--- flow/run.sh ---
#!/bin/bash
# the make line also repeats each setting of config.mk as NAME=value (left out here)
make -C /OpenROAD-flow-scripts/flow DESIGN_CONFIG=/design/flow/config.mk WORK_HOME=/design/flow/orfs CLKGATE_MAP_FILE= finish
--- flow/config.mk ---
export PLATFORM = sky130hd
export DESIGN_NAME = alu
export DESIGN_NICKNAME = alu
export VERILOG_FILES = /design/flow/design.v
export SDC_FILE = /design/flow/constraint.sdc
export NUM_CORES = 4
export LEC_CHECK = 0
export CAP_MARGIN = 20
export CORE_MARGIN = 2
export CORE_UTILIZATION = 65
export SLEW_MARGIN = 20
--- flow/constraint.sdc ---
create_clock -name core_clock -period 8.92 [get_ports {i_clk}]
set_input_delay 1.7840 -clock core_clock [delete_from_list [all_inputs] [get_ports {i_clk}]]
set_output_delay 1.7840 -clock core_clock [all_outputs]
set_load 0.01 [all_outputs]
--- flow/design.v ---
module alu (
    input               i_clk,
    input               i_rst_n,
    input               i_valid,
    input signed [11:0] i_data_a,
    input signed [11:0] i_data_b,
    input        [2:0]  i_inst,
    output              o_valid,
    output       [11:0] o_data,
    output              o_overflow
);
reg  [11:0] o_data_w, o_data_r;
reg         o_valid_w, o_valid_r;
reg         o_overflow_w, o_overflow_r;
reg  [19:0] data_old;
reg         overflow_old;
wire [12:0] data_add, data_sub, data_mean;
wire [23:0] data_mul;
wire [19:0] data_mul_round;
wire [20:0] data_mac;
wire [11:0] data_a_abs, data_b_abs;
assign o_valid = o_valid_r;
assign o_data = o_data_r;
assign o_overflow = o_overflow_r;
assign data_add = {i_data_a[11], i_data_a} + {i_data_b[11], i_data_b};
assign data_sub = {i_data_a[11], i_data_a} - {i_data_b[11], i_data_b};
assign data_mul = {{12{i_data_a[11]}}, i_data_a} * {{12{i_data_b[11]}}, i_data_b};
assign data_mul_round = {data_mul[23], data_mul[23:5]} + {19'd0, data_mul[4]};
assign data_mac = {data_mul_round[19], data_mul_round} + {data_old[19], data_old};
assign data_mean = data_add >> 1;
assign data_a_abs = i_data_a[11]? ~(i_data_a)+12'd1: i_data_a;
assign data_b_abs = i_data_b[11]? ~(i_data_b)+12'd1: i_data_b;
always@(*) begin
  o_data_w = 12'd0;
  o_valid_w = i_valid;
  o_overflow_w = 1'b0;
  case(i_inst)
    3'b000: begin  
      o_overflow_w = ^data_add[12:11];
      o_data_w = data_add[11:0];
    end
    3'b001: begin  
      o_overflow_w = ^data_sub[12:11];
      o_data_w = data_sub[11:0];
    end
    3'b010: begin  
      o_data_w = data_mul_round[11:0];
      o_overflow_w = ~(data_mul_round[19:11] == 9'b1_1111_1111 | data_mul_round[19:11] == 9'b0_0000_0000);
    end
    3'b011: begin  
      o_data_w = data_mac[11:0]; 
      o_overflow_w = ~(data_mac[20:11] == 10'b11_1111_1111 | data_mac[20:11] == 10'b00_0000_0000) | overflow_old;
    end
    3'b100: begin  
      o_data_w = ~(i_data_a ^ i_data_b);
    end
    3'b101: begin  
      o_data_w = ~i_data_a[11]? i_data_a: 12'd0;
    end
    3'b110: begin  
      o_data_w = data_mean[11:0];
    end
    3'b111: begin  
      o_data_w = (data_a_abs >= data_b_abs)? data_a_abs: data_b_abs;
    end
  endcase
end
always@(posedge i_clk or negedge i_rst_n) begin
  if(~i_rst_n) begin
    o_data_r <= 12'd0;
    o_overflow_r <= 1'b0;
    o_valid_r <= 1'b0;
  end 
  else begin
    o_data_r <= o_data_w;
    o_overflow_r <= o_overflow_w;
    o_valid_r <= o_valid_w;
  end
end
always@(posedge i_clk or negedge i_rst_n) begin
  if(~i_rst_n) begin
    data_old <= 20'd0;
    overflow_old <= 1'b0;
  end
  else if(i_valid) begin
    if(i_inst == 3'b011)begin
      data_old <= {{8{o_data_w[11]}}, o_data_w};
      overflow_old <= o_overflow_w;
    end
    else begin
      data_old <= 20'd0;
      overflow_old <= 1'b0;
    end
  end
end
endmodule
==> impl_metrics.csv, run 1 <==
group,metric,value,unit
clock_tree,root_buffer,"clkbuf_16",
global_routing,grt_max_degree,30,
timing,fmax,104,MHz
critical_path,cpMostUsedCell,"fa_1",
clock_tree,path_clk_slew,80,ps
clock_tree,insertion_delay,270,ps
drt,insertedDiodeCount,0,
yosys,top_cell_area_share,27.0,%
clock_tree,htree_levels,1,
drt,topRoutingLayerUsed,"met5",
timing,worstMarginPinSlew,1040,ps
min_path,whs_path_depth,1,
clock_tree,cts.sinks,27,
die,rows,46,
yosys,ys_sh_xor,7.26,%
drt,firstDrtPassIters,6,
run,max_cap_viol_count,0,
global_routing,grt_pass1_vias,11544,
critical_path,cp-start-kind,"primary input",
yosys,largest_area_cell,"fa_1",
die,dieHeight,131,microns
clock_tree,cts_tree,"done",
place,place_area,12900,sq um
timing,min_period,9600,ps
cells_and_area,utilization,89.5,%
yosys,ff_type,"dfrtp_1",
clock_tree,cts_hold_buf,0,
yosys,syn-num-nets,1591,
drt,drt_iter0_markers,1574,
critical_path,worst-path-max-fanout,8,
global_routing,antenna_found_initial,1,
die,die_area,17100,sq um
yosys,ys_top_cells_by_area,"fa_1 (27%), ha_1 (13%), inv_1 (7.8%), dfrtp_1 (6.5%), xnor2_1 (4.9%)",
yosys,ys_area,10500,sq um
place,hpwl,26600,microns
run_status,status,"complete, but fails checks",
drt,met2_length,19200,microns
yosys,logic_family,"adder cells",
die,fp-utilization,66.2,%
drt,wl_met1,13700,microns
critical_path,path_buffers,5,
die,coreArea,15800,sq um
critical_path,cp.arrival,9720,ps
yosys,synth_seq_share,6.45,%
die,ios,44,
timing,relSlewSlack,30.3,%
cells_and_area,fillers,731,
yosys,ys_sh_simple,19.0,%
timing,slew_viol_final,0,
yosys,synth-edff-count,0,
critical_path,r2r_end,"overflow_old",
critical_path,startpoint,"i_data_b[4]",
run,tool_warnings,43,
yosys,ys_warn_count,1,
critical_path,r2r_cells,14,
critical_path,max_stage_delay,790,ps
yosys,synthCells,1312,
drt,viasPerCell,6.65,
drt,antenna_left,0,
drt,met3WireLength,6260,microns
min_path,min_to,"data_old[4]",
drt,drc,0,
cells_and_area,seq_area,676,sq um
yosys,post-synth-top-count-cell,"inv_1",
clock_tree,cts_buffer_depth,2,
yosys,syn_avg_cell_area,7.98,sq um
die,dieWidth,131,microns
cells_and_area,logic_area,9440,sq um
critical_path,cp-endpoint,"overflow_old",
timing,skew,3.92,ps
drt,num_vias,12166,
yosys,synthTopCellsByCount,"inv_1 (217), fa_1 (141), nand2_1 (135), ha_1 (108), nor2_1 (86)",
yosys,synth_cell_types,73,
clock_tree,numCtsBuffers,3,
yosys,syn_area,10500,sq um
yosys,ys_cells,1312,
cells_and_area,area_growth,35.3,%
yosys,adder_share,39.9,%
critical_path,critPathKind,"primary input to register",
global_routing,grt-ovfl-total,0,
min_path,hold_class,"register to register",
timing,finalWorstSetupSlack,-684,ps
critical_path,worstReg2RegStart,"data_old[0]",
critical_path,worst_path_max_delay_cell,"fa_1",
critical_path,cpLargestDelayFamily,"adder cells",
yosys,ys_sh_aoi,16.2,%
timing,rsz0062_at_grt,"yes",
place,io_buffers,43,
critical_path,required,9040,ps
global_routing,grt_pass1_wl,60300,microns
critical_path,endpoint_kind,"register",
timing,finalHoldViolations,0,
yosys,mux_area_share,1.45,%
place,place_congestion,0.943,
cells_and_area,final_area,14200,sq um
timing,finalSetupTns,-2240,ps
critical_path,reg2reg_slack,5480,ps
cells_and_area,final_nets,1893,
global_routing,track_usage,46.4,%
place,pre_cts_slack,-1010,ps
timing,setup_viol,4,
min_path,hp-start,"data_old[4]",
yosys,async_reset_ff_share,100,%
timing,finalCritPeriodShare,108,%
critical_path,worst-path-stages,30,
run_status,failed_checks,"negative setup slack",
drt,routedWlPerCell,24.0,microns
drt,wl,43900,microns
yosys,ys_ff,27,
==> repair_timing <==
item                       in CTS  in global routing
pin swaps                     100                 48
gates cloned                    5                  1
gates resized                 170                107
buffers inserted               50                 19
setup endpoints to repair       4                  6
==> stage by stage <==
step	instances	hold WS, ps
3_3_place_gp	1752	498
6_report	1829	522
2_1_floorplan	1312	487
4_1_cts	1809	523
3_5_place_dp	1752	507
5_1_grt	1829	544
==> layout make-up <==
type	count	area share [%]
Tap cell	216	1.91
Sequential cell	27	4.77
Clock inverter	1	0.0530
Timing Repair Buffer	351	20.2
Inverter	219	5.87
Clock buffer	3	0.530
Multi-Input combinational cell	1012	66.7
==> metal layers <==
layer  up-vias  global-route usage [%]
met5         -                       0
met4         4                    29.9
met3       497                    15.1
met2      1112                    75.3
met1      5602                    52.9
li1       4951                       -
==> run 2: changes to the inputs <==
Settings changed: CORE_UTILIZATION 65 to 40, SETUP_SLACK_MARGIN set to 2.23.
Clock period 8.92 ns to 9.8 ns, I/O delays scaled along.
==> run 2 against run 1 <==
Compared with the run above: the run now finishes clean; register-to-register slack better by 970 ps; non-clock buffer count down 26.
==> impl_metrics.csv, run 2 <==
group,metric,value,unit
clock_tree,insertion_delay,270,ps
global_routing,antenna_found_initial,0,
critical_path,endpoint_kind,"register",
clock_tree,cts_hold_buf,0,
global_routing,grt-ovfl-total,0,
yosys,largest_area_cell,"fa_1",
yosys,ff_type,"dfrtp_1",
drt,wl,34000,microns
die,coreArea,25900,sq um
critical_path,reg2reg_slack,6450,ps
yosys,syn_area,10500,sq um
yosys,synth_cell_types,73,
die,fp-utilization,40.4,%
drt,viasPerCell,5.39,
clock_tree,cts.sinks,27,
run,tool_warnings,42,
critical_path,max_stage_delay,560,ps
yosys,adder_share,39.9,%
critical_path,cp-endpoint,"overflow_old",
global_routing,track_usage,24.9,%
yosys,ys_warn_count,1,
yosys,synthCells,1312,
drt,firstDrtPassIters,5,
timing,fmax,110,MHz
yosys,synthTopCellsByCount,"inv_1 (217), fa_1 (141), nand2_1 (135), ha_1 (108), nor2_1 (86)",
global_routing,grt_pass1_wl,55600,microns
place,io_buffers,43,
cells_and_area,final_nets,1867,
die,dieWidth,166,microns
cells_and_area,area_growth,38.8,%
critical_path,required,9900,ps
clock_tree,cts_buffer_depth,2,
die,dieHeight,166,microns
timing,min_period,9080,ps
min_path,hold_class,"register to register",
critical_path,r2r_cells,14,
critical_path,r2r_end,"overflow_old",
critical_path,worstReg2RegStart,"data_old[0]",
drt,drc,0,
yosys,ys_sh_xor,7.26,%
drt,num_vias,10373,
yosys,ys_sh_simple,19.0,%
place,hpwl,26700,microns
yosys,top_cell_area_share,27.0,%
cells_and_area,utilization,56.1,%
timing,fin_hold_ws,521,ps
timing,skew,3.77,ps
critical_path,worst-path-max-fanout,7,
yosys,ys_sh_aoi,16.2,%
clock_tree,numCtsBuffers,3,
timing,finalSetupTns,0,ps
timing,slew_viol_final,0,
yosys,ys_area,10500,sq um
yosys,synth_seq_share,6.45,%
drt,routedWlPerCell,17.7,microns
critical_path,critPathKind,"primary input to register",
yosys,syn-num-nets,1591,
yosys,ys_top_cells_by_area,"fa_1 (27%), ha_1 (13%), inv_1 (7.8%), dfrtp_1 (6.5%), xnor2_1 (4.9%)",
yosys,mux_area_share,1.45,%
timing,rsz0062_at_grt,"yes",
clock_tree,cts_tree,"done",
yosys,post-synth-top-count-cell,"inv_1",
timing,worstMarginPinSlew,1120,ps
critical_path,worst_path_max_delay_cell,"fa_1",
critical_path,startpoint,"i_data_a[5]",
global_routing,grt_pass1_vias,10803,
critical_path,path_buffers,9,
drt,drt_iter0_markers,790,
clock_tree,root_buffer,"clkbuf_16",
die,ios,44,
place,pre_cts_slack,-352,ps
die,rows,59,
critical_path,worst-path-stages,33,
clock_tree,htree_levels,1,
critical_path,cpMostUsedCell,"fa_1",
timing,finalWorstSetupSlack,720,ps
die,die_area,27500,sq um
clock_tree,path_clk_slew,70,ps
timing,finalHoldViolations,0,
min_path,hp-start,"data_old[5]",
drt,antenna_left,0,
critical_path,cpLargestDelayFamily,"adder cells",
yosys,synth-edff-count,0,
place,place_congestion,0.916,
yosys,async_reset_ff_share,100,%
timing,relSlewSlack,25.1,%
run,max_cap_viol_count,0,
yosys,ys_cells,1312,
run_status,status,"no timing/DRC/antenna violations",
critical_path,cp-start-kind,"primary input",
yosys,syn_avg_cell_area,7.98,sq um
global_routing,grt_max_degree,30,
critical_path,cp.arrival,9180,ps
yosys,logic_family,"adder cells",
min_path,whs_path_depth,1,
timing,setup_viol,0,
timing,finalCritPeriodShare,92.7,%
yosys,ys_ff,27,
min_path,min_to,"data_old[5]",
run 2: stage by stage:
step	area, sq um	instances
floorplan	10800	1312
global placement	12900	1838
detailed placement	12900	1838
CTS	14100	1905
global route	14500	1922
finish	14500	1923
run 2: repair_timing:
action | in CTS | in global routing
resized | 215 | 88
gates cloned | 2 | 1
endpoints found under the setup margin | 19 | 17
pin swaps | 119 | 53
setup buffers | 61 | 16
run 2: layout make-up:
type / instances / area [sq um]
well taps: 335 / 419
clock buffers: 4 / 78.8
multi-input cells: 1012 / 9740
inverters: 219 / 831
fillers: 2310 / 11400
repair buffers: 325 / 2790
diodes: 1 / 2.50
flip-flops and latches: 27 / 676
run 2: routing by layer:
layer	up-vias	GRT usage (%)	wire length, microns
met5	-	0	0
met4	0	8.62	1210
met3	78	2.50	1790
met2	338	43.7	16600
met1	5075	32.1	14300
li1	4882	-	-
==> run 3: changes to the inputs <==
Settings changed: CELL_PAD_IN_SITES_DETAIL_PLACEMENT set to 0, CELL_PAD_IN_SITES_GLOBAL_PLACEMENT set to 2, CORE_MARGIN 2 to 5, CORE_UTILIZATION 40 to 60, CTS_CLUSTER_DIAMETER set to 289, GPL_ROUTABILITY_DRIVEN set to 1, GPL_TIMING_DRIVEN set to 1, MAX_ROUTING_LAYER set to met4, MIN_ROUTING_LAYER set to met2, PLACE_DENSITY_LB_ADDON set to 0.16, SETUP_SLACK_MARGIN 2.23 to not set, TNS_END_PERCENT set to 50.
Clock period 9.8 ns to 13.2 ns, I/O delays scaled along.
==> run 3 against run 2 <==
Compared with the run above: the flow now stops in 3_1_place_gp_skip_io; synthesized cell count is the same; synthesized area unchanged; die area is 27% lower.
==> impl_metrics.csv, run 3 <==
group,metric,value,unit
run_status,status,"stopped before the end",
run_status,lastStage,"3_1_place_gp_skip_io",
run_status,error,"[ERROR FLW-0024] Place density exceeds 1.0 (current PLACE_DENSITY_LB_ADDON =  0.16). Please check if the value of  PLACE_DENSITY_LB_ADDON is between 0 and 0.99.",
yosys,top_cell_area_share,27.0,%
yosys,async_reset_ff_share,100,%
yosys,synth_cell_types,73,
yosys,ys_warn_count,1,
die,dieHeight,142,microns
yosys,syn_avg_cell_area,7.98,sq um
yosys,adder_share,39.9,%
die,fp-utilization,60.8,%
die,coreArea,17200,sq um
yosys,largest_area_cell,"fa_1",
yosys,post-synth-top-count-cell,"inv_1",
yosys,synth-edff-count,0,
yosys,ys_top_cells_by_area,"fa_1 (27%), ha_1 (13%), inv_1 (7.8%), dfrtp_1 (6.5%), xnor2_1 (4.9%)",
die,die_area,20200,sq um
yosys,mux_area_share,1.45,%
yosys,syn-num-nets,1591,
die,rows,48,
die,dieWidth,142,microns
yosys,syn_area,10500,sq um
yosys,logic_family,"adder cells",
yosys,ff_type,"dfrtp_1",
yosys,ys_sh_simple,19.0,%
yosys,synthTopCellsByCount,"inv_1 (217), fa_1 (141), nand2_1 (135), ha_1 (108), nor2_1 (86)",
yosys,ys_ff,27,
yosys,synth_seq_share,6.45,%
yosys,ys_area,10500,sq um
yosys,synthCells,1312,
yosys,ys_cells,1312,
yosys,ys_sh_xor,7.26,%
yosys,ys_sh_aoi,16.2,%
==> run 4: changes to the inputs <==
Settings changed: CAP_MARGIN 20 to 30, CELL_PAD_IN_SITES_DETAIL_PLACEMENT 0 to not set, CELL_PAD_IN_SITES_GLOBAL_PLACEMENT 2 to not set, CORE_MARGIN 5 to 2, CORE_UTILIZATION 60 to 72, CTS_CLUSTER_DIAMETER 289 to 26, GPL_ROUTABILITY_DRIVEN 1 to not set, GPL_TIMING_DRIVEN 1 to not set, MAX_ROUTING_LAYER met4 to not set, MIN_ROUTING_LAYER met2 to not set, PLACE_DENSITY_LB_ADDON 0.16 to not set, SETUP_SLACK_MARGIN set to 1.48, SLEW_MARGIN 20 to 5, TNS_END_PERCENT 50 to not set.
Clock period 13.2 ns to 5.21 ns, I/O delays scaled along.
==> run 4 against run 3 <==
Compared with the run above: the flow stops in 4_1_cts; synthesized cell count unchanged; synthesized area unchanged; die area fell by 23%.
==> impl_metrics.csv, run 4 <==
group,metric,value,unit
yosys,synth_seq_share,6.45,%
place,place_congestion,1.02,
yosys,syn-num-nets,1591,
yosys,logic_family,"adder cells",
die,rows,44,
yosys,synthCells,1312,
place,io_buffers,43,
yosys,synthTopCellsByCount,"inv_1 (217), fa_1 (141), nand2_1 (135), ha_1 (108), nor2_1 (86)",
run_status,status,"stopped before the end",
place,place_area,13300,sq um
run_status,lastStage,"4_1_cts",
yosys,async_reset_ff_share,100,%
die,fp-utilization,72.9,%
yosys,ys_sh_xor,7.26,%
yosys,post-synth-top-count-cell,"inv_1",
yosys,ys_top_cells_by_area,"fa_1 (27%), ha_1 (13%), inv_1 (7.8%), dfrtp_1 (6.5%), xnor2_1 (4.9%)",
yosys,mux_area_share,1.45,%
yosys,ys_ff,27,
yosys,ys_area,10500,sq um
yosys,largest_area_cell,"fa_1",
die,dieHeight,125,microns
yosys,syn_avg_cell_area,7.98,sq um
yosys,ys_warn_count,1,
yosys,ys_sh_aoi,16.2,%
yosys,ys_sh_simple,19.0,%
yosys,ff_type,"dfrtp_1",
place,pre_cts_slack,-4250,ps
place,hpwl,33600,microns
yosys,synth-edff-count,0,
die,ios,44,
die,coreArea,14400,sq um
yosys,top_cell_area_share,27.0,%
yosys,ys_cells,1312,
yosys,adder_share,39.9,%
run_status,error,"[ERROR DPL-0038] Utilization greater than 100%, impossible to legalize",
yosys,synth_cell_types,73,
yosys,syn_area,10500,sq um
die,dieWidth,125,microns
die,die_area,15500,sq um
run 4: through the flow:
step,util [%],setup TNS (ps),cells
detailed placement,92.4,-66940,1759
global placement,92.4,-61070,1759
floorplan,-,-30250,1312
==> run 5: changes to the inputs <==
Settings changed: ABC_AREA set to 1, CAP_MARGIN 30 to 20, CELL_PAD_IN_SITES_DETAIL_PLACEMENT set to 0, CELL_PAD_IN_SITES_GLOBAL_PLACEMENT set to 0, CTS_CLUSTER_DIAMETER 26 to 226, CTS_CLUSTER_SIZE set to 42, GPL_ROUTABILITY_DRIVEN set to 1, GPL_TIMING_DRIVEN set to 1, HOLD_SLACK_MARGIN set to 0.07, MAX_ROUTING_LAYER set to met4, PLACE_DENSITY_LB_ADDON set to 0.19, SETUP_SLACK_MARGIN 1.48 to -0.3, SLEW_MARGIN 5 to 40, TNS_END_PERCENT set to 35.
Clock period 5.21 ns to 8.04 ns, I/O delays scaled along.
==> run 5 against run 4 <==
Compared with the run above: die area is 7.9% higher; the flow stops in 5_1_grt; synthesized cell count is 30% higher; synthesized area is 8.1% higher.
==> impl_metrics.csv, run 5 <==
group,metric,value,unit
run_status,status,"stopped before the end",
run_status,lastStage,"5_1_grt",
run_status,error,"[ERROR GRT-0116] Global routing finished with congestion. Check the congestion regions in the DRC Viewer.",
die,rows,45,
clock_tree,root_buffer,"clkbuf_16",
yosys,synthCells,1704,
yosys,ys_top_cells_by_area,"fa_1 (25%), nand2_1 (14%), inv_1 (13%), ha_1 (12%), dfrtp_1 (6.0%)",
yosys,ys_cells,1704,
clock_tree,numCtsBuffers,3,
clock_tree,cts_hold_buf,0,
yosys,ff_type,"dfrtp_1",
yosys,synth_cell_types,48,
place,place_area,13700,sq um
yosys,syn_area,11300,sq um
yosys,synthTopCellsByCount,"nand2_1 (411), inv_1 (401), fa_1 (141), ha_1 (108), nor2_1 (98)",
yosys,post-synth-top-count-cell,"nand2_1",
yosys,synth-edff-count,0,
die,dieHeight,129,microns
yosys,top_cell_area_share,24.9,%
yosys,ys_sh_simple,28.0,%
yosys,mux_area_share,0,%
place,dp_cells,2156,
die,fp-utilization,74.2,%
clock_tree,cts_buffer_depth,2,
die,ios,44,
clock_tree,htree_levels,1,
yosys,ys_area,11300,sq um
yosys,ys_sh_xor,3.40,%
die,die_area,16700,sq um
yosys,syn-num-nets,1983,
place,io_buffers,43,
yosys,largest_area_cell,"fa_1",
yosys,logic_family,"adder cells",
global_routing,track_usage,80.1,%
place,place_congestion,1.10,
yosys,async_reset_ff_share,100,%
yosys,ys_sh_aoi,10.8,%
yosys,syn_avg_cell_area,6.65,sq um
yosys,synth_seq_share,5.97,%
global_routing,grt-ovfl-total,163,
die,coreArea,15300,sq um
yosys,ys_warn_count,1,
clock_tree,cts.sinks,27,
die,dieWidth,129,microns
yosys,adder_share,36.9,%
yosys,ys_ff,27,
place,hpwl,36800,microns
==> run 5: repair_timing <==
item,CTS
setup buffers,24
endpoints found under the setup margin,12
pin swaps,39
resized,139
==> run 5: through the flow <==
stage                     util [%]  hold WS (ps)  worst slack (ps)
after CTS                     94.1           497              -306
after detailed placement      89.9           480             -1410
after global placement        89.9           475             -1190
after floorplan                  -           459              -277
==> run 5: routing by layer <==
metal  global-route usage, %  GRT overflow
met1                    76.2             0
met2                    97.2           105
met3                    58.2             0
met4                    87.7            58
met5                       -             -
==> run 6: changes to the inputs <==
Settings changed: CAP_MARGIN 20 to 15, CELL_PAD_IN_SITES_GLOBAL_PLACEMENT 0 to not set, CORE_ASPECT_RATIO set to 0.96, CORE_MARGIN 2 to 7, CORE_UTILIZATION 72 to 21, CTS_CLUSTER_DIAMETER 226 to 94, CTS_CLUSTER_SIZE 42 to not set, GPL_ROUTABILITY_DRIVEN 1 to 0, HOLD_SLACK_MARGIN 0.07 to not set, MAX_ROUTING_LAYER met4 to met5, MIN_ROUTING_LAYER set to met1, PLACE_DENSITY_LB_ADDON 0.19 to 0.04, SETUP_SLACK_MARGIN -0.3 to 1.43, SLEW_MARGIN 40 to 20, TNS_END_PERCENT 35 to not set.
Clock period 8.04 ns to 11.2 ns, I/O delays scaled along.
==> run 6 against run 5 <==
Compared with the run above: now clean on timing, DRC and antenna; die area rose to 3.6 times the previous value; synthesized cell count unchanged; synthesized area unchanged.
==> impl_metrics.csv, run 6 <==
group,metric,value,unit
run_status,status,"no timing/DRC/antenna violations",
cells_and_area,area_growth,16.3,%
yosys,ys_sh_xor,3.40,%
yosys,adder_share,36.9,%
yosys,largest_area_cell,"fa_1",
yosys,synth_seq_share,5.97,%
timing,finalCritPeriodShare,83.3,%
yosys,synthCells,1704,
die,die_area,60600,sq um
timing,finalHoldViolations,0,
cells_and_area,fillers,6057,
min_path,hold_class,"register to register",
run,max_cap_viol_count,0,
critical_path,max_stage_delay,590,ps
yosys,synth-edff-count,0,
drt,routedWlPerCell,19.2,microns
global_routing,grt_max_degree,28,
die,ios,44,
global_routing,track_usage,15.6,%
yosys,async_reset_ff_share,100,%
timing,fmax,107,MHz
yosys,syn-num-nets,1983,
yosys,ys_area,11300,sq um
place,hpwl,41600,microns
run,tool_warnings,40,
timing,setup_viol,0,
yosys,top_cell_area_share,24.9,%
critical_path,worst-path-stages,37,
clock_tree,cts_hold_buf,0,
clock_tree,root_buffer,"clkbuf_16",
critical_path,worst-path-max-fanout,8,
drt,viasPerCell,4.33,
clock_tree,insertion_delay,270,ps
drt,antenna_left,0,
clock_tree,cts_buffer_depth,2,
clock_tree,cts_tree,"done",
place,dp_cells,2469,
critical_path,critPathKind,"primary input to register",
min_path,min_to,"data_old[10]",
global_routing,grt-ovfl-total,0,
yosys,ys_sh_simple,28.0,%
yosys,ys_top_cells_by_area,"fa_1 (25%), nand2_1 (14%), inv_1 (13%), ha_1 (12%), dfrtp_1 (6.0%)",
yosys,mux_area_share,0,%
timing,relSlewSlack,36.5,%
die,rows,83,
drt,firstDrtPassIters,5,
critical_path,path_buffers,4,
yosys,ys_sh_aoi,10.8,%
critical_path,endpoint_kind,"register",
die,coreArea,53400,sq um
drt,drc,0,
yosys,ys_cells,1704,
die,fp-utilization,21.2,%
global_routing,antenna_found_initial,0,
yosys,logic_family,"adder cells",
critical_path,cp-endpoint,"o_overflow_r",
yosys,ys_ff,27,
yosys,syn_area,11300,sq um
yosys,ff_type,"dfrtp_1",
timing,finalSetupTns,0,ps
global_routing,grt_pass1_vias,11339,
critical_path,cp.arrival,9480,ps
critical_path,worstReg2RegStart,"data_old[0]",
global_routing,grt_pass1_wl,72600,microns
min_path,hp-start,"data_old[10]",
drt,drt_iter0_markers,600,
timing,rsz0062_at_grt,"no",
critical_path,cp-start-kind,"primary input",
die,dieHeight,242,microns
cells_and_area,stdcell_count,2475,
timing,skew,4.75,ps
cells_and_area,final_nets,2033,
clock_tree,htree_levels,1,
yosys,ys_warn_count,1,
die,dieWidth,251,microns
timing,min_period,9330,ps
critical_path,startpoint,"i_data_a[8]",
drt,wl,47600,microns
critical_path,cpMostUsedCell,"nand2_1",
place,io_buffers,43,
clock_tree,cts.sinks,27,
clock_tree,path_clk_slew,80,ps
timing,worstMarginPinSlew,945,ps
yosys,post-synth-top-count-cell,"nand2_1",
critical_path,worst_path_max_delay_cell,"fa_1",
yosys,synth_cell_types,48,
critical_path,r2r_cells,21,
drt,num_vias,10728,
clock_tree,numCtsBuffers,3,
critical_path,reg2reg_slack,8240,ps
yosys,syn_avg_cell_area,6.65,sq um
min_path,whs_path_depth,2,
critical_path,required,11350,ps
critical_path,r2r_end,"o_overflow_r",
drt,insertedDiodeCount,0,
yosys,synthTopCellsByCount,"nand2_1 (411), inv_1 (401), fa_1 (141), ha_1 (108), nor2_1 (98)",
timing,slew_viol_final,0,
critical_path,cpLargestDelayFamily,"adder cells",
run 6: area by class of cell:
cell class,instances,area [sq um],area share (%)
inverters,410,1540,11.7
repair buffers,86,733,5.57
clock buffers,3,75.1,0.570
multi-input cells,1226,9230,70.1
well taps,722,903,6.86
clock inverters,1,7.51,0.0570
flip-flops and latches,27,676,5.13
run 6: stage by stage:
step / setup WS, ps / hold WS [ps] / util [%] / instance area, sq um
CTS: 1420 / 505 / 24.3 / 13000
global placement: 402 / 478 / 24.0 / 12800
detailed placement: 447 / 485 / 24.0 / 12800
global route: 1430 / 533 / 24.7 / 13200
finish: 1870 / 501 / 24.7 / 13200
floorplan: 2100 / 459 / - / 11300
run 6: what timing repair did:
| action | in CTS | in global routing |
|---|---|---|
| setup endpoints to repair | 7 | 6 |
| setup buffers | 2 | 0 |
| pin swaps | 1 | 5 |
| resized | 62 | 100 |
run 6: routing by layer:
layer	global-route usage, %	wire (microns)	share of wire (%)
met5	0	0	0
met4	2.22	695	1.5
met3	1.23	1180	2.5
met2	25.8	21700	46
met1	22.5	24000	50
==> run 7: changes to the inputs <==
Settings changed: ABC_AREA 1 to not set, CAP_MARGIN 15 to 20, CELL_PAD_IN_SITES_DETAIL_PLACEMENT 0 to 1, CELL_PAD_IN_SITES_GLOBAL_PLACEMENT set to 1, CORE_ASPECT_RATIO 0.96 to not set, CORE_MARGIN 7 to 2, CORE_UTILIZATION 21 to 40, CTS_CLUSTER_DIAMETER 94 to 219, GPL_ROUTABILITY_DRIVEN 0 to 1, MIN_ROUTING_LAYER met1 to not set, PLACE_DENSITY_LB_ADDON 0.04 to 0.16, SETUP_SLACK_MARGIN 1.43 to 0.72.
Clock period 11.2 ns to 6.5 ns, I/O delays scaled along.
==> run 7 against run 6 <==
Compared with the run above: now fails the layout checks on negative setup slack; cell area rose by 16%; synthesized cell count fell by 23%; first-iteration DRC count rose by 21%; critical path depth fell by 5.
==> impl_metrics.csv, run 7 <==
group,metric,value,unit
timing,slew_viol_final,0,
yosys,syn_area,10500,sq um
yosys,post-synth-top-count-cell,"inv_1",
die,ios,44,
place,place_congestion,0.891,
critical_path,worst-path-stages,32,
run_status,status,"complete, but fails checks",
global_routing,antenna_found_initial,0,
critical_path,worst-path-max-fanout,5,
yosys,synth_seq_share,6.45,%
drt,drt_iter0_markers,727,
timing,fmax,116,MHz
critical_path,cpMostUsedCell,"fa_1",
cells_and_area,area_growth,46.2,%
clock_tree,insertion_delay,270,ps
die,fp-utilization,40.4,%
critical_path,required,6600,ps
yosys,adder_share,39.9,%
clock_tree,cts_buffer_depth,2,
timing,relSlewSlack,31.7,%
timing,skew,4.53,ps
timing,setup_viol,18,
clock_tree,cts_tree,"done",
clock_tree,numCtsBuffers,3,
clock_tree,path_clk_slew,80,ps
place,hpwl,31300,microns
timing,finalWorstSetupSlack,-2140,ps
min_path,min_to,"data_old[7]",
yosys,ys_ff,27,
yosys,ff_type,"dfrtp_1",
yosys,largest_area_cell,"fa_1",
timing,finalCritPeriodShare,133,%
timing,worstMarginPinSlew,1020,ps
clock_tree,cts.sinks,27,
critical_path,worstReg2RegStart,"data_old[0]",
yosys,ys_sh_simple,19.0,%
place,io_buffers,43,
drt,wl,44300,microns
yosys,synthCells,1312,
critical_path,max_stage_delay,580,ps
drt,insertedDiodeCount,0,
die,rows,59,
run,tool_warnings,42,
min_path,whs_path_depth,1,
timing,finalHoldViolations,0,
yosys,ys_cells,1312,
drt,routedWlPerCell,22.4,microns
yosys,synthTopCellsByCount,"inv_1 (217), fa_1 (141), nand2_1 (135), ha_1 (108), nor2_1 (86)",
critical_path,cp-endpoint,"overflow_old",
yosys,syn_avg_cell_area,7.98,sq um
clock_tree,htree_levels,1,
global_routing,grt_max_degree,30,
timing,rsz0062_at_grt,"yes",
global_routing,grt_pass1_wl,67800,microns
yosys,ys_sh_xor,7.26,%
drt,antenna_left,0,
yosys,ys_area,10500,sq um
critical_path,endpoint_kind,"register",
yosys,synth-edff-count,0,
yosys,ys_top_cells_by_area,"fa_1 (27%), ha_1 (13%), inv_1 (7.8%), dfrtp_1 (6.5%), xnor2_1 (4.9%)",
timing,fin_hold_ws,549,ps
yosys,logic_family,"adder cells",
cells_and_area,final_nets,1925,
drt,drc,0,
die,dieWidth,166,microns
clock_tree,root_buffer,"clkbuf_16",
yosys,ys_warn_count,1,
die,die_area,27500,sq um
min_path,hp-start,"data_old[7]",
critical_path,cpLargestDelayFamily,"adder cells",
yosys,mux_area_share,1.45,%
yosys,synth_cell_types,73,
drt,viasPerCell,5.67,
timing,min_period,8640,ps
drt,firstDrtPassIters,5,
yosys,syn-num-nets,1591,
clock_tree,cts_hold_buf,0,
die,coreArea,25900,sq um
yosys,top_cell_area_share,27.0,%
global_routing,grt-ovfl-total,0,
global_routing,track_usage,30.9,%
cells_and_area,utilization,59.1,%
critical_path,cp.arrival,8740,ps
cells_and_area,fillers,2974,
critical_path,critPathKind,"primary input to register",
die,dieHeight,166,microns
critical_path,startpoint,"i_data_a[1]",
run,max_cap_viol_count,0,
critical_path,cp-start-kind,"primary input",
min_path,hold_class,"register to register",
critical_path,r2r_cells,14,
global_routing,grt_pass1_vias,12570,
critical_path,path_buffers,7,
critical_path,r2r_end,"overflow_old",
critical_path,reg2reg_slack,2950,ps
run_status,failed_checks,"negative setup slack",
critical_path,worst_path_max_delay_cell,"fa_1",
yosys,ys_sh_aoi,16.2,%
timing,finalSetupTns,-22740,ps
drt,num_vias,11235,
yosys,async_reset_ff_share,100,%
-- run 7: stage by stage --
| stage | area, sq um | setup WS (ps) | cells |
|---|---|---|---|
| after CTS | 14800 | -1960 | 1965 |
| after global placement | 13400 | -2930 | 1892 |
| final | 15300 | -2140 | 1980 |
| after detailed placement | 13400 | -3130 | 1892 |
| after floorplan | 10800 | -1970 | 1312 |
| after global routing | 15300 | -2420 | 1980 |
-- run 7: cell type report --
class / instances / area, sq um / area share (%)
sequential: 27 / 676 / 4.41
clock buffer: 3 / 75.1 / 0.490
clock inverter: 1 / 7.51 / 0.0490
tap: 335 / 419 / 2.74
multi-input combinational: 1012 / 10000 / 65.4
inverter: 219 / 831 / 5.43
timing repair buffer: 383 / 3290 / 21.5
-- run 7: timing repair --
action                                  CTS  global route
endpoints found under the setup margin   26            24
pin swaps                               101            57
resized                                 275            85
buffers inserted                         65            15
cloned                                    4             0
-- run 7: metal layers --
metal / wire length (microns) / global-route usage, % / vias to the layer above
met5: 0 / 0 / -
met4: 2300 / 13.1 / 0
li1: - / - / 4994
met3: 1980 / 3.24 / 161
met2: 22600 / 57.0 / 395
met1: 17400 / 36.5 / 5685
==> run 8: changes to the inputs <==
Settings changed: CELL_PAD_IN_SITES_DETAIL_PLACEMENT 1 to 0, CELL_PAD_IN_SITES_GLOBAL_PLACEMENT 1 to 0, CORE_UTILIZATION 40 to 65, PLACE_DENSITY set to 0.61, PLACE_DENSITY_LB_ADDON 0.16 to not set, SETUP_SLACK_MARGIN 0.72 to -0.3.
Clock period 6.5 ns to 4.38 ns, I/O delays scaled along.
==> run 8 against run 7 <==
Compared with the run above: the run now fails in 5_1_grt; die area shrank 38%; synthesized area did not move; synthesized cell count did not move.
==> impl_metrics.csv, run 8 <==
group,metric,value,unit
yosys,ys_ff,27,
run_status,error,"[ERROR GRT-0232] Routing congestion too high. Check the congestion heatmap in the GUI.",
die,rows,46,
place,hpwl,28700,microns
run_status,status,"stopped before the end",
yosys,ys_cells,1312,
die,fp-utilization,66.2,%
yosys,syn_avg_cell_area,7.98,sq um
global_routing,grt-ovfl-total,150,
clock_tree,cts_buffer_depth,2,
place,io_buffers,43,
die,dieWidth,131,microns
yosys,async_reset_ff_share,100,%
yosys,ys_sh_aoi,16.2,%
yosys,top_cell_area_share,27.0,%
yosys,adder_share,39.9,%
yosys,syn_area,10500,sq um
die,ios,44,
yosys,largest_area_cell,"fa_1",
yosys,post-synth-top-count-cell,"inv_1",
yosys,ys_sh_simple,19.0,%
die,coreArea,15800,sq um
yosys,ff_type,"dfrtp_1",
global_routing,track_usage,81.2,%
clock_tree,numCtsBuffers,3,
clock_tree,htree_levels,1,
run_status,lastStage,"5_1_grt",
place,place_area,13600,sq um
yosys,ys_warn_count,1,
yosys,synthCells,1312,
clock_tree,root_buffer,"clkbuf_16",
yosys,ys_top_cells_by_area,"fa_1 (27%), ha_1 (13%), inv_1 (7.8%), dfrtp_1 (6.5%), xnor2_1 (4.9%)",
yosys,synthTopCellsByCount,"inv_1 (217), fa_1 (141), nand2_1 (135), ha_1 (108), nor2_1 (86)",
yosys,synth-edff-count,0,
yosys,ys_sh_xor,7.26,%
yosys,syn-num-nets,1591,
place,pre_cts_slack,-4650,ps
die,dieHeight,131,microns
yosys,synth_seq_share,6.45,%
yosys,mux_area_share,1.45,%
die,die_area,17100,sq um
place,place_congestion,1.06,
yosys,synth_cell_types,73,
yosys,logic_family,"adder cells",
clock_tree,cts.sinks,27,
yosys,ys_area,10500,sq um
-- run 8: per-layer routing --
layer / GRT overflow / global-route usage (%)
met1: 1 / 81.5
met2: 93 / 97.0
met3: 0 / 64.3
met4: 56 / 85.6
met5: 0 / 28.2
-- run 8: per-stage QoR --
| stage | instances | hold WS [ps] |
|---|---|---|
| 4_1_cts | 1854 | 527 |
| 3_5_place_dp | 1816 | 506 |
| 3_3_place_gp | 1816 | 498 |
| 2_1_floorplan | 1312 | 485 |
-- run 8: what timing repair did --
item | in CTS
cloned | 0
hold endpoints to repair | 0
buffers inserted | 39
resized | 260
hold buffers | 0
pin swaps | 109
setup endpoints to repair | 26
==> run 9: changes to the inputs <==
Settings changed: CELL_PAD_IN_SITES_DETAIL_PLACEMENT 0 to not set, CELL_PAD_IN_SITES_GLOBAL_PLACEMENT 0 to not set, CORE_UTILIZATION 65 to 40, CTS_CLUSTER_DIAMETER 219 to not set, GPL_ROUTABILITY_DRIVEN 1 to not set, GPL_TIMING_DRIVEN 1 to not set, MAX_ROUTING_LAYER met5 to not set, PLACE_DENSITY 0.61 to not set, SETUP_SLACK_MARGIN -0.3 to not set.
Clock period 4.38 ns to 16.3 ns, I/O delays scaled along.
==> run 9 against run 8 <==
Compared with the run above: the run now finishes clean; synthesized area unchanged; synthesized cell count unchanged; die area grew 60%.
==> impl_metrics.csv, run 9 <==
group,metric,value,unit
clock_tree,htree_levels,1,
critical_path,worst-path-stages,29,
yosys,syn_area,10500,sq um
yosys,synthTopCellsByCount,"inv_1 (217), fa_1 (141), nand2_1 (135), ha_1 (108), nor2_1 (86)",
yosys,post-synth-top-count-cell,"inv_1",
timing,finalSetupTns,0,ps
global_routing,track_usage,22.7,%
critical_path,startpoint,"i_data_b[11]",
clock_tree,cts_tree,"done",
critical_path,required,16410,ps
yosys,async_reset_ff_share,100,%
yosys,largest_area_cell,"fa_1",
critical_path,cpMostUsedCell,"fa_1",
yosys,synthCells,1312,
yosys,adder_share,39.9,%
timing,rsz0062_at_grt,"no",
yosys,synth_cell_types,73,
global_routing,use_met3,2.50,%
drt,routedWlPerCell,18.6,microns
yosys,synth_seq_share,6.45,%
drt,antenna_left,0,
critical_path,cpLargestDelayFamily,"adder cells",
die,fp-utilization,40.4,%
yosys,ys_top_cells_by_area,"fa_1 (27%), ha_1 (13%), inv_1 (7.8%), dfrtp_1 (6.5%), xnor2_1 (4.9%)",
yosys,ys_area,10500,sq um
yosys,ys_sh_xor,7.26,%
global_routing,met2_usage,39.4,%
min_path,hold_class,"register to register",
critical_path,worst_path_max_delay_cell,"clkdlybuf4s50_1",
run_status,status,"no timing/DRC/antenna violations",
critical_path,cp.arrival,12760,ps
yosys,top_cell_area_share,27.0,%
clock_tree,ctsResizeCount,0,
timing,finalCritPeriodShare,77.6,%
drt,num_vias,9169,
critical_path,critPathKind,"primary input to register",
yosys,syn-num-nets,1591,
drt,wl,30600,microns
global_routing,grt-ovfl-total,0,
global_routing,use_met1,30.2,%
clock_tree,cts.sinks,27,
global_routing,antenna_found_initial,0,
timing,relSlewSlack,22.1,%
min_path,min_to,"data_old[7]",
critical_path,r2r_cells,14,
drt,insertedDiodeCount,0,
place,io_buffers,43,
critical_path,reg2reg_slack,12720,ps
critical_path,path_buffers,4,
yosys,ys_cells,1312,
yosys,logic_family,"adder cells",
timing,min_period,12640,ps
drt,drt_iter0_markers,655,
critical_path,cp-endpoint,"overflow_old",
die,rows,59,
die,coreArea,25900,sq um
die,ios,44,
run,max_cap_viol_count,0,
timing,finalWorstSetupSlack,3660,ps
clock_tree,root_buffer,"clkbuf_16",
yosys,ys_warn_count,1,
yosys,ff_type,"dfrtp_1",
global_routing,top_usage_layer,"met2",
clock_tree,insertion_delay,270,ps
drt,viasPerCell,5.56,
yosys,syn_avg_cell_area,7.98,sq um
critical_path,worstReg2RegStart,"data_old[0]",
timing,skew,14.2,ps
die,dieHeight,166,microns
clock_tree,numCtsBuffers,3,
min_path,hp-start,"data_old[7]",
clock_tree,cts_buffer_depth,2,
cells_and_area,final_nets,1595,
run,tool_warnings,39,
yosys,ys_ff,27,
clock_tree,cts_hold_buf,0,
place,hpwl,24500,microns
die,die_area,27500,sq um
timing,finalHoldViolations,0,
drt,firstDrtPassIters,5,
clock_tree,cts_setup_buffers,0,
global_routing,grt_pass1_wl,50800,microns
yosys,ys_sh_aoi,16.2,%
global_routing,grt_pass1_vias,9666,
critical_path,endpoint_kind,"register",
timing,worstMarginPinSlew,1160,ps
yosys,synth-edff-count,0,
timing,fin_hold_ws,527,ps
timing,slew_viol_final,0,
min_path,whs_path_depth,1,
yosys,mux_area_share,1.45,%
global_routing,grt_max_degree,30,
place,pre_cts_slack,3400,ps
die,dieWidth,166,microns
critical_path,cp-start-kind,"primary input",
cells_and_area,area_growth,7.67,%
timing,fmax,79.1,MHz
clock_tree,path_clk_slew,80,ps
timing,setup_viol,0,
drt,drc,0,
critical_path,r2r_end,"overflow_old",
yosys,ys_sh_simple,19.0,%
critical_path,max_stage_delay,1000,ps
critical_path,worst-path-max-fanout,17,
place,place_congestion,0.930,
run 9: area by class of cell:
class	instances	area, sq um
Clock buffer	3	75.1
Clock inverter	1	7.51
Fill cell	2658	14600
Inverter	219	822
Multi-Input combinational cell	1012	8770
Sequential cell	27	676
Tap cell	335	419
Timing Repair Buffer	53	505
run 9: per-stage QoR:
step | cell area, sq um | utilization, % | cells
3_5_place_dp | 11200 | 43.2 | 1646
3_3_place_gp | 11200 | 43.2 | 1646
6_report | 11300 | 43.5 | 1650
4_1_cts | 11300 | 43.5 | 1650
2_1_floorplan | 10500 | - | 1312
5_1_grt | 11300 | 43.5 | 1650
run 9: layer usage:
| metal | wire [microns] | vias up |
|---|---|---|
| met5 | 0 | - |
| met4 | 876 | 0 |
| met3 | 1420 | 54 |
| met2 | 14900 | 244 |
| met1 | 13400 | 4538 |
| li1 | - | 4333 |
==> run 10: changes to the inputs <==
Settings changed: CAP_MARGIN 20 to 30, CORE_UTILIZATION 40 to 72, CTS_CLUSTER_DIAMETER set to 359, SLEW_MARGIN 20 to 5.
Clock period 16.3 ns to 5.27 ns, I/O delays scaled along.
==> run 10 against run 9 <==
Compared with the run above: die area decreased by 44%; synthesized area unchanged; synthesized cell count unchanged; the flow now stops in 4_1_cts.
==> impl_metrics.csv, run 10 <==
group,metric,value,unit
yosys,post-synth-top-count-cell,"inv_1",
run_status,error,"[ERROR DPL-0033] detailed placement checks failed during check placement.",
die,coreArea,14400,sq um
place,pre_cts_slack,-4120,ps
yosys,top_cell_area_share,27.0,%
yosys,ys_warn_count,1,
yosys,synthCells,1312,
place,hpwl,32900,microns
yosys,ys_area,10500,sq um
yosys,synth-edff-count,0,
yosys,ys_top_cells_by_area,"fa_1 (27%), ha_1 (13%), inv_1 (7.8%), dfrtp_1 (6.5%), xnor2_1 (4.9%)",
yosys,largest_area_cell,"fa_1",
yosys,ys_cells,1312,
yosys,synth_seq_share,6.45,%
run_status,status,"stopped before the end",
die,die_area,15500,sq um
yosys,ys_sh_aoi,16.2,%
yosys,async_reset_ff_share,100,%
place,io_buffers,43,
place,dp_cells,1749,
yosys,mux_area_share,1.45,%
die,dieHeight,125,microns
yosys,ff_type,"dfrtp_1",
die,dieWidth,125,microns
yosys,syn_area,10500,sq um
yosys,syn-num-nets,1591,
yosys,syn_avg_cell_area,7.98,sq um
yosys,synth_cell_types,73,
yosys,logic_family,"adder cells",
yosys,ys_sh_xor,7.26,%
yosys,ys_sh_simple,19.0,%
run_status,lastStage,"4_1_cts",
yosys,synthTopCellsByCount,"inv_1 (217), fa_1 (141), nand2_1 (135), ha_1 (108), nor2_1 (86)",
die,fp-utilization,72.9,%
yosys,ys_ff,27,
yosys,adder_share,39.9,%
place,place_congestion,0.984,
die,ios,44,
die,rows,44,
[run 10: per-stage QoR]
| stage | area (sq um) | hold WS, ps |
|---|---|---|
| floorplan | 10800 | 485 |
| global placement | 13200 | 497 |
| detailed placement | 13200 | 504 |
==> run 11: changes to the inputs <==
Settings changed: ABC_AREA set to 1, CAP_MARGIN 30 to 20, CORE_UTILIZATION 72 to 62, CTS_CLUSTER_DIAMETER 359 to not set, CTS_CLUSTER_SIZE set to 99, PLACE_DENSITY set to 0.37, SLEW_MARGIN 5 to 20, TNS_END_PERCENT set to 20.
Clock period 5.27 ns to 5.47 ns, I/O delays scaled along.
==> run 11 against run 10 <==
Compared with the run above: die area is 25% higher; synthesized cell count is 30% higher; the run fails in 5_1_grt; synthesized area is 8.1% higher.
==> impl_metrics.csv, run 11 <==
group,metric,value,unit
run_status,status,"stopped before the end",
run_status,lastStage,"5_1_grt",
run_status,error,"[ERROR GRT-0232] Routing congestion too high. Check the congestion heatmap in the GUI.",
yosys,logic_family,"adder cells",
yosys,synth-edff-count,0,
yosys,ys_ff,27,
place,io_buffers,43,
yosys,synthCells,1704,
yosys,syn_avg_cell_area,6.65,sq um
place,dp_cells,2164,
die,coreArea,18000,sq um
yosys,ys_warn_count,1,
clock_tree,root_buffer,"clkbuf_16",
die,fp-utilization,63.0,%
yosys,ys_sh_xor,3.40,%
clock_tree,htree_levels,1,
yosys,syn-num-nets,1983,
yosys,ys_cells,1704,
yosys,syn_area,11300,sq um
yosys,top_cell_area_share,24.9,%
yosys,ys_area,11300,sq um
yosys,post-synth-top-count-cell,"nand2_1",
die,die_area,19400,sq um
yosys,ys_sh_simple,28.0,%
yosys,adder_share,36.9,%
place,place_congestion,1.00,
place,place_area,14100,sq um
yosys,mux_area_share,0,%
global_routing,grt-ovfl-total,84,
yosys,largest_area_cell,"fa_1",
yosys,async_reset_ff_share,100,%
die,dieWidth,139,microns
clock_tree,numCtsBuffers,3,
yosys,ff_type,"dfrtp_1",
yosys,ys_sh_aoi,10.8,%
yosys,synth_cell_types,48,
yosys,synth_seq_share,5.97,%
place,hpwl,33500,microns
clock_tree,cts.sinks,27,
die,ios,44,
clock_tree,cts_buffer_depth,2,
die,rows,49,
die,dieHeight,139,microns
clock_tree,cts_hold_buf,0,
yosys,ys_top_cells_by_area,"fa_1 (25%), nand2_1 (14%), inv_1 (13%), ha_1 (12%), dfrtp_1 (6.0%)",
global_routing,track_usage,80.6,%
yosys,synthTopCellsByCount,"nand2_1 (411), inv_1 (401), fa_1 (141), ha_1 (108), nor2_1 (98)",
[run 11: timing repair]
action,in CTS
gates resized,285
pin swaps,133
setup endpoints to repair,24
cloned,3
setup buffers,53
[run 11: per-layer routing]
layer  GRT usage [%]  GRT overflow
met1            80.8             0
met2            95.7            42
met3            65.6             0
met4            81.4            42
met5            37.1             0
[run 11: per-stage QoR]
step                setup TNS [ps]  setup slack (ps)
CTS                         -29080             -1910
detailed placement          -49830             -2870
global placement            -46450             -2730
floorplan                   -17480             -1590
==> run 12: changes to the inputs <==
Settings changed: ABC_AREA 1 to 0, CAP_MARGIN 20 to 15, CELL_PAD_IN_SITES_DETAIL_PLACEMENT set to 2, CORE_ASPECT_RATIO set to 0.82, CORE_UTILIZATION 62 to 15, CTS_CLUSTER_SIZE 99 to not set, GPL_ROUTABILITY_DRIVEN set to 0, MIN_ROUTING_LAYER set to met1, PLACE_DENSITY 0.37 to 0.65, SETUP_SLACK_MARGIN set to 1.44, TNS_END_PERCENT 20 to not set.
Clock period 5.47 ns to 5.85 ns, I/O delays scaled along.
==> run 12 against run 11 <==
Compared with the run above: synthesized area down 7.5%; die area rose to 3.7 times the previous value; synthesized cell count down 23%; the layout now fails its checks (max-capacitance violations, max-slew violations, negative setup slack).
==> impl_metrics.csv, run 12 <==
group,metric,value,unit
yosys,synthTopCellsByCount,"inv_1 (217), fa_1 (141), nand2_1 (135), ha_1 (108), nor2_1 (86)",
run_status,failed_checks,"max-capacitance violations, max-slew violations, negative setup slack",
critical_path,max_stage_delay,860,ps
clock_tree,htree_levels,1,
drt,num_vias,13800,
yosys,largest_area_cell,"fa_1",
yosys,syn-num-nets,1591,
critical_path,endpoint_kind,"register",
critical_path,worstReg2RegStart,"data_old[0]",
die,die_area,72000,sq um
timing,slew_viol_final,15,
timing,fin_hold_ws,553,ps
yosys,synthCells,1312,
run_status,status,"complete, but fails checks",
critical_path,reg2reg_slack,1740,ps
yosys,logic_family,"adder cells",
min_path,whs_path_depth,1,
global_routing,track_usage,20.1,%
critical_path,cp.arrival,11160,ps
yosys,ys_top_cells_by_area,"fa_1 (27%), ha_1 (13%), inv_1 (7.8%), dfrtp_1 (6.5%), xnor2_1 (4.9%)",
timing,fmax,91.2,MHz
yosys,synth_cell_types,73,
clock_tree,cts_buffer_depth,2,
place,io_buffers,43,
drt,wl,90600,microns
die,rows,87,
timing,setup_viol,23,
critical_path,cpLargestDelayFamily,"adder cells",
clock_tree,cts_hold_buf,0,
die,ios,44,
clock_tree,root_buffer,"clkbuf_16",
place,place_area,14200,sq um
yosys,syn_area,10500,sq um
die,coreArea,68900,sq um
cells_and_area,seq_area,676,sq um
yosys,synth_seq_share,6.45,%
drt,firstDrtPassIters,7,
yosys,async_reset_ff_share,100,%
yosys,ff_type,"dfrtp_1",
timing,relSlewSlack,-17.2,%
clock_tree,numCtsBuffers,3,
critical_path,path_buffers,12,
timing,finalHoldViolations,0,
yosys,synth-edff-count,0,
timing,worstMarginPinSlew,1750,ps
critical_path,startpoint,"i_data_a[4]",
die,dieHeight,243,microns
cells_and_area,logic_area,10700,sq um
critical_path,cp-endpoint,"o_data_r[11]",
min_path,min_to,"data_old[5]",
global_routing,antenna_found_initial,10,
yosys,ys_sh_simple,19.0,%
die,dieWidth,296,microns
critical_path,r2r_end,"o_overflow_r",
die,fp-utilization,15.2,%
drt,viasPerCell,5.21,
yosys,ys_sh_aoi,16.2,%
run,max_cap_viol_count,2,
yosys,adder_share,39.9,%
global_routing,grt-ovfl-total,0,
cells_and_area,final_nets,1994,
cells_and_area,fillers,7715,
cells_and_area,final_area,17400,sq um
timing,finalCritPeriodShare,187,%
drt,routedWlPerCell,34.2,microns
clock_tree,insertion_delay,310,ps
timing,finalWorstSetupSlack,-5110,ps
critical_path,worst_path_max_delay_cell,"fa_1",
yosys,ys_sh_xor,7.26,%
global_routing,grt_max_degree,29,
global_routing,grt_pass1_wl,106000,microns
clock_tree,cts.sinks,27,
drt,antenna_left,0,
timing,rsz0062_at_grt,"yes",
place,dp_cells,2503,
critical_path,worst-path-stages,37,
cells_and_area,stdcell_count,2650,
yosys,ys_cells,1312,
yosys,syn_avg_cell_area,7.98,sq um
critical_path,critPathKind,"primary input to register",
global_routing,grt_pass1_vias,15403,
yosys,ys_warn_count,1,
critical_path,worst-path-max-fanout,4,
clock_tree,path_clk_slew,110,ps
yosys,ys_area,10500,sq um
critical_path,r2r_cells,15,
yosys,post-synth-top-count-cell,"inv_1",
cells_and_area,area_growth,66.3,%
min_path,hold_class,"register to register",
yosys,mux_area_share,1.45,%
critical_path,required,6050,ps
clock_tree,cts_tree,"done",
critical_path,cp-start-kind,"primary input",
place,hpwl,47000,microns
yosys,ys_ff,27,
timing,min_period,10960,ps
drt,drc,0,
run,tool_warnings,42,
drt,drt_iter0_markers,1323,
place,pre_cts_slack,-4190,ps
yosys,top_cell_area_share,27.0,%
timing,skew,30.0,ps
min_path,hp-start,"data_old[5]",
-- run 12: cell type report --
cell class	instances	share of cell area, %
Inverter	219	4.82
Multi-Input combinational cell	1012	61.5
Sequential cell	27	3.88
Timing Repair Buffer	452	22.6
Antenna cell	2	0.0287
Clock inverter	1	0.0287
Clock buffer	3	0.431
Tap cell	934	6.71
-- run 12: through the flow --
stage	setup TNS [ps]	util (%)
after floorplan	-19530	-
after global routing	-62130	25.3
after detailed placement	-60670	20.6
final	-62320	25.3
after CTS	-35760	23.5
after global placement	-49420	20.6
-- run 12: per-layer routing --
layer	part of all wire [%]	routed length (microns)	global-route usage [%]	up-vias
li1	-	-	-	5114
met1	35	31600	20.7	6826
met2	44	40200	34.0	1214
met3	10	9400	5.83	638
met4	10	9340	16.5	8
met5	0.061	55	0	-
-- run 12: what timing repair did --
action,in CTS,in global routing
endpoints found under the setup margin,26,26
setup buffers,90,51
pin swaps,124,85
resized,350,183
endpoints found under the hold margin,0,0
==> run 13: changes to the inputs <==
Settings changed: ABC_AREA 0 to not set, CAP_MARGIN 15 to 20, CELL_PAD_IN_SITES_DETAIL_PLACEMENT 2 to not set, CELL_PAD_IN_SITES_GLOBAL_PLACEMENT set to 1, CORE_ASPECT_RATIO 0.82 to 0.91, CORE_UTILIZATION 15 to 66, CTS_CLUSTER_DIAMETER set to 301, GPL_ROUTABILITY_DRIVEN 0 to not set, GPL_TIMING_DRIVEN set to 1, MIN_ROUTING_LAYER met1 to met2, PLACE_DENSITY 0.65 to not set, SETUP_SLACK_MARGIN 1.44 to not set.
Clock period 5.85 ns to 9.15 ns, I/O delays scaled along.
==> run 13 against run 12 <==
Compared with the run above: the flow now stops in 3_3_place_gp; synthesized area unchanged; die area decreased by 77%; synthesized cell count unchanged.
==> impl_metrics.csv, run 13 <==
group,metric,value,unit
yosys,syn_avg_cell_area,7.98,sq um
die,rows,43,
yosys,async_reset_ff_share,100,%
run_status,status,"stopped before the end",
yosys,synth_cell_types,73,
yosys,ys_ff,27,
die,dieWidth,136,microns
die,ios,44,
yosys,largest_area_cell,"fa_1",
yosys,ff_type,"dfrtp_1",
yosys,synthTopCellsByCount,"inv_1 (217), fa_1 (141), nand2_1 (135), ha_1 (108), nor2_1 (86)",
yosys,syn_area,10500,sq um
yosys,synthCells,1312,
die,die_area,16900,sq um
yosys,mux_area_share,1.45,%
yosys,synth_seq_share,6.45,%
yosys,ys_sh_simple,19.0,%
yosys,ys_cells,1312,
yosys,adder_share,39.9,%
die,fp-utilization,68.1,%
die,coreArea,15400,sq um
run_status,error,"[ERROR GPL-0301] Utilization 100.786 % exceeds 100%.",
yosys,post-synth-top-count-cell,"inv_1",
yosys,syn-num-nets,1591,
yosys,ys_top_cells_by_area,"fa_1 (27%), ha_1 (13%), inv_1 (7.8%), dfrtp_1 (6.5%), xnor2_1 (4.9%)",
yosys,logic_family,"adder cells",
yosys,ys_warn_count,1,
yosys,top_cell_area_share,27.0,%
yosys,ys_area,10500,sq um
run_status,lastStage,"3_3_place_gp",
yosys,ys_sh_xor,7.26,%
yosys,synth-edff-count,0,
die,dieHeight,124,microns
yosys,ys_sh_aoi,16.2,%
==> run 14: changes to the inputs <==
Settings changed: CELL_PAD_IN_SITES_GLOBAL_PLACEMENT 1 to 3, CORE_ASPECT_RATIO 0.91 to 0.9, CORE_UTILIZATION 66 to 55, CTS_CLUSTER_DIAMETER 301 to not set, GPL_ROUTABILITY_DRIVEN set to 0, GPL_TIMING_DRIVEN 1 to not set, HOLD_SLACK_MARGIN set to 0.1, PLACE_DENSITY_LB_ADDON set to 0.03, SETUP_SLACK_MARGIN set to 0.51, TNS_END_PERCENT set to 45.
Clock period 9.15 ns to 7.13 ns, I/O delays scaled along.
==> run 14 against run 13 <==
Compared with the run above: the flow stops in 3_1_place_gp_skip_io; synthesized cell count did not move; die area increased by 19%; synthesized area stayed put.
==> impl_metrics.csv, run 14 <==
group,metric,value,unit
yosys,ys_cells,1312,
yosys,synth_seq_share,6.45,%
yosys,largest_area_cell,"fa_1",
yosys,synthTopCellsByCount,"inv_1 (217), fa_1 (141), nand2_1 (135), ha_1 (108), nor2_1 (86)",
yosys,ys_top_cells_by_area,"fa_1 (27%), ha_1 (13%), inv_1 (7.8%), dfrtp_1 (6.5%), xnor2_1 (4.9%)",
die,fp-utilization,56.5,%
yosys,synth_cell_types,73,
die,coreArea,18500,sq um
yosys,syn_avg_cell_area,7.98,sq um
yosys,top_cell_area_share,27.0,%
yosys,synth-edff-count,0,
yosys,synthCells,1312,
yosys,ys_area,10500,sq um
yosys,ys_sh_aoi,16.2,%
run_status,error,"[ERROR FLW-0024] Place density exceeds 1.0 (current PLACE_DENSITY_LB_ADDON =  0.03). Please check if the value of  PLACE_DENSITY_LB_ADDON is between 0 and 0.99.",
die,dieWidth,149,microns
die,die_area,20200,sq um
die,dieHeight,135,microns
run_status,status,"stopped before the end",
yosys,adder_share,39.9,%
yosys,ys_ff,27,
yosys,ys_sh_xor,7.26,%
yosys,syn_area,10500,sq um
yosys,ys_sh_simple,19.0,%
yosys,logic_family,"adder cells",
die,rows,47,
yosys,ff_type,"dfrtp_1",
yosys,mux_area_share,1.45,%
yosys,syn-num-nets,1591,
yosys,async_reset_ff_share,100,%
yosys,ys_warn_count,1,
yosys,post-synth-top-count-cell,"inv_1",
run_status,lastStage,"3_1_place_gp_skip_io",
